==> inputs of v26 <==
## System
module System(
	clk,
	rst,
	mbed,
	select,
	GreenBlueServoOut,
	RedServoOut,
	BinRecycleServoOut,
	RedBlueServoOut,
	GreenOtherServoOut,
	dispenseBlueLED,
	dispenseComplete,
	dispenseGreenLED,
	dispenseRedLED,
	mainState,
	mbedOutput,
	results,
	sortBlueLED,
	sortComplete,
	sortGreenLED,
	sortRedLED
);
make LEC_CHECK=0 CAP_MARGIN=20 CORE_ASPECT_RATIO=0.93 CORE_MARGIN=2 CORE_UTILIZATION=72 CTS_CLUSTER_DIAMETER=378 CTS_CLUSTER_SIZE=10 HOLD_SLACK_MARGIN=0.29 PLACE_DENSITY_LB_ADDON=0.17 SETUP_SLACK_MARGIN=0.92 SLEW_MARGIN=5 finish   # period 3.16 ns
run.sh (not shown) runs the stock make flow with config.mk's settings and CLKGATE_MAP_FILE=.
==> inputs of v30, as changes to v26 <==
ABC_AREA = 1   (was unset)
CAP_MARGIN = 0   (was 20)
CORE_ASPECT_RATIO = 0.5   (was 0.93)
CTS_CLUSTER_DIAMETER = 298   (was 378)
CTS_CLUSTER_SIZE = 14   (was 10)
HOLD_SLACK_MARGIN = unset   (was 0.29)
PLACE_DENSITY_LB_ADDON = 0.19   (was 0.17)
SETUP_SLACK_MARGIN = 0.95   (was 0.92)
SLEW_MARGIN = 20   (was 5)
==> inputs of v6, as changes to v26 <==
ABC_AREA = 0   (was unset)
CORE_ASPECT_RATIO = unset   (was 0.93)
CTS_CLUSTER_DIAMETER = 61   (was 378)
PLACE_DENSITY_LB_ADDON = 0.12   (was 0.17)
SETUP_SLACK_MARGIN = 0.93   (was 0.92)
SLEW_MARGIN = 20   (was 5)
==> inputs of v39, as changes to v26 <==
CORE_ASPECT_RATIO = unset   (was 0.93)
CTS_CLUSTER_DIAMETER = unset   (was 378)
CTS_CLUSTER_SIZE = unset   (was 10)
HOLD_SLACK_MARGIN = unset   (was 0.29)
PLACE_DENSITY_LB_ADDON = unset   (was 0.17)
SETUP_SLACK_MARGIN = 0.59   (was 0.92)
SLEW_MARGIN = 20   (was 5)
==> flow/constraint.sdc (replaced) <==
create_clock -name core_clock -period 3.42 [get_ports {clk}]
set_input_delay 0.6840 -clock core_clock [delete_from_list [all_inputs] [get_ports {clk}]]
set_output_delay 0.6840 -clock core_clock [all_outputs]
set_load 0.01 [all_outputs]
==> results <==
| metric | v26 | v39 | v30 | v6 |
|---|---|---|---|---|
| Run status | timing/DRC/antenna clean | timing/DRC/antenna clean | timing/DRC/antenna clean | timing/DRC/antenna clean |
| Worst Path Buf+Inv | 3 | 1 | 1 | 4 |
| Pin count of the biggest net entering global routing | 81 | 83 | 110 | 70 |
| Routed wire per std cell | 16.07 um | 15.28 um | 13.76 um | 15.93 um |
| Buffers outside the clock class | 59 | 47 | 46 | 62 |
| Footprint of the multi-input gates | 9016 um2 | 8846 um2 | 9000 um2 | 9010 um2 |
| Most numerous cell in the Yosys netlist | sky130_fd_sc_hd__dfxtp_1 | sky130_fd_sc_hd__dfxtp_1 | sky130_fd_sc_hd__nand2_1 | sky130_fd_sc_hd__dfxtp_1 |
| Initial drt markers | 1,193 | 1,118 | 1,438 | 1,120 |
| Total internal power | 7991 uW | 7827 uW | 7415 uW | 8058 uW |
| Final core utilization | 80.79% | 80.92% | 79.70% | 81.18% |
| Headroom to the max-slew limit | 47.95% | 50.91% | 55.33% | 43.19% |
| Via count of the first global-routing pass | 13,420 | 13,360 | 15,250 | 13,560 |
| Worst Clk Skew | 0.01674 ns | 0.01158 ns | 0.03001 ns | 0.01494 ns |
| Distinct cell type count of the synthesized netlist | 74 | 74 | 55 | 74 |
| Chip area | 25,650 um2 | 25,650 um2 | 27,260 um2 | 25,650 um2 |
| Combinational share of power | 5.4% | 4.8% | 7.6% | 5.4% |
| Gp weighted congestion | 0.9172 | 0.8667 | 0.9034 | 0.9252 |

---

==> inputs of v34 <==
Starting RTL as in the previous note.
clock: 6.97 ns
lec_check: 0
abc_area: 1
cap_margin: 30
cell_pad_in_sites_detail_placement: 1
core_margin: 6
core_utilization: 62
cts_cluster_size: 51
min_routing_layer: met2
place_density_lb_addon: 0.14
setup_slack_margin: -0.01
slew_margin: 20
tns_end_percent: 65
==> v3: changes against v34 <==
Settings changed: ABC_AREA 1 to unset, CAP_MARGIN 30 to 20, CELL_PAD_IN_SITES_DETAIL_PLACEMENT 1 to unset, CORE_MARGIN 6 to 2, CORE_UTILIZATION 62 to 36, CTS_CLUSTER_SIZE 51 to unset, MIN_ROUTING_LAYER met2 to unset, PLACE_DENSITY_LB_ADDON 0.14 to 0.12, SETUP_SLACK_MARGIN -0.01 to unset, TNS_END_PERCENT 65 to unset.
==> flow/constraint.sdc (replaced) <==
create_clock -name core_clock -period 3.88 [get_ports {clk}]
set_input_delay 0.7760 -clock core_clock [delete_from_list [all_inputs] [get_ports {clk}]]
set_output_delay 0.7760 -clock core_clock [all_outputs]
set_load 0.01 [all_outputs]
==> summary of the runs <==
v3 finished clean. v34 died in clock tree synthesis (DPL-0033). In v34 the die size is smaller than in v3, by about 32%. In v3 the synthesized cell count is smaller than in v34, by about 22%. Of v34 and v3, v34 has the higher area after synthesis (gap about 6%, measured against v3).

---

==> v24 <==
Starting RTL as in the previous note.
## System
module System(
	clk,
	rst,
	mbed,
	select,
	GreenBlueServoOut,
	RedServoOut,
	BinRecycleServoOut,
	RedBlueServoOut,
	GreenOtherServoOut,
	dispenseBlueLED,
	dispenseComplete,
	dispenseGreenLED,
	dispenseRedLED,
	mainState,
	mbedOutput,
	results,
	sortBlueLED,
	sortComplete,
	sortGreenLED,
	sortRedLED
);
Settings: LEC_CHECK=0, ABC_AREA=1, CAP_MARGIN=20, CORE_ASPECT_RATIO=0.5, CORE_MARGIN=2, CORE_UTILIZATION=72, CTS_CLUSTER_DIAMETER=298, CTS_CLUSTER_SIZE=14, PLACE_DENSITY_LB_ADDON=0.21, SETUP_SLACK_MARGIN=0.95, SLEW_MARGIN=20; clock period 3.16 ns.
==> v11: changes against v24 <==
Settings changed: ABC_AREA 1 to not set, CORE_ASPECT_RATIO 0.5 to 0.93, CTS_CLUSTER_DIAMETER 298 to not set, CTS_CLUSTER_SIZE 14 to 10, HOLD_SLACK_MARGIN set to 0.29, PLACE_DENSITY_LB_ADDON 0.21 to 0.17, SETUP_SLACK_MARGIN 0.95 to 0.92, SLEW_MARGIN 20 to 40.
==> v21: changes against v24 <==
Settings changed: ABC_AREA 1 to 0, CORE_ASPECT_RATIO 0.5 to not set, CTS_CLUSTER_DIAMETER 298 to 376, CTS_CLUSTER_SIZE 14 to 11, HOLD_SLACK_MARGIN set to 0.29, PLACE_DENSITY_LB_ADDON 0.21 to 0.12, SETUP_SLACK_MARGIN 0.95 to 0.93.
==> v4: changes against v24 <==
Settings changed: CORE_ASPECT_RATIO 0.5 to not set, CTS_CLUSTER_DIAMETER 298 to not set, CTS_CLUSTER_SIZE 14 to not set, PLACE_DENSITY_LB_ADDON 0.21 to not set, SETUP_SLACK_MARGIN 0.95 to not set.
==> flow/constraint.sdc (replaced) <==
create_clock -name core_clock -period 5.27 [get_ports {clk}]
set_input_delay 1.0540 -clock core_clock [delete_from_list [all_inputs] [get_ports {clk}]]
set_output_delay 1.0540 -clock core_clock [all_outputs]
set_load 0.01 [all_outputs]
==> notes <==
- v4 passed the timing, DRC and antenna checks. v24 completed without violations. v11 finished clean. v21 passed the timing, DRC and antenna checks.
- Against v24, the synthesized cell count of v21 is smaller by 22%.
- The highest cell count belongs to v4, the lowest to v11.
- Worst hold slack, highest first: v11, v21, v4, v24.
- Critical path depth is the same in v11 and v21.
- Between v4 and v24, the lower global-route usage is in v4 (gap 0.74 points).
- Between v11 and v4, the lower combinational power is in v4 (gap about 34%, measured against v4).

---

==> inputs of run Y <==
System again, from the RTL that the note above started with.
clock: 10.0 ns
lec_check: 0
cap_margin: 20
core_margin: 2
core_utilization: 40
cts_cluster_diameter: 41
cts_cluster_size: 53
gpl_timing_driven: 0
setup_slack_margin: 0.76
slew_margin: 20
==> run M: changes against run Y <==
Settings changed: CORE_UTILIZATION 40 to 72, CTS_CLUSTER_DIAMETER 41 to 25, CTS_CLUSTER_SIZE 53 to 11, GPL_TIMING_DRIVEN 0 to unset, PLACE_DENSITY_LB_ADDON set to 0.14, SETUP_SLACK_MARGIN 0.76 to 0.93.
==> flow/constraint.sdc (replaced) <==
create_clock -name core_clock -period 3.17 [get_ports {clk}]
set_input_delay 0.6340 -clock core_clock [delete_from_list [all_inputs] [get_ports {clk}]]
set_output_delay 0.6340 -clock core_clock [all_outputs]
set_load 0.01 [all_outputs]
==> run B: changes against run Y <==
Settings changed: ABC_AREA set to 1, CORE_UTILIZATION 40 to 72, CTS_CLUSTER_DIAMETER 41 to unset, CTS_CLUSTER_SIZE 53 to unset, GPL_TIMING_DRIVEN 0 to unset, SETUP_SLACK_MARGIN 0.76 to unset.
==> flow/constraint.sdc (replaced) <==
create_clock -name core_clock -period 12.1 [get_ports {clk}]
set_input_delay 2.4200 -clock core_clock [delete_from_list [all_inputs] [get_ports {clk}]]
set_output_delay 2.4200 -clock core_clock [all_outputs]
set_load 0.01 [all_outputs]
==> run G: changes against run Y <==
Settings changed: CORE_UTILIZATION 40 to 44, SETUP_SLACK_MARGIN 0.76 to 0.84.
==> flow/constraint.sdc (replaced) <==
create_clock -name core_clock -period 5.91 [get_ports {clk}]
set_input_delay 1.1820 -clock core_clock [delete_from_list [all_inputs] [get_ports {clk}]]
set_output_delay 1.1820 -clock core_clock [all_outputs]
set_load 0.01 [all_outputs]
==> summary of the runs <==
Final cell count: run M < run G < run Y < run B.
Between run G and run B, the lower register-to-register slack is in run G (gap 6.3 ns).
Of run G and run Y, run G has the higher combinational power (gap 70%, measured against run Y).
In run M the critical path depth is higher than in run B, by 3.
Via count: run G < run Y < run M < run B.
The highest setup slack belongs to run B, the lowest to run M.
The lowest clock power belongs to run B, the highest to run M.
In run M the count of clock-buffer cells in the layout is higher than in run G, by 36.
Hold slack: run M < run B < run G < run Y.
Power figures rest on the tool's default switching activity, not on a simulated workload.
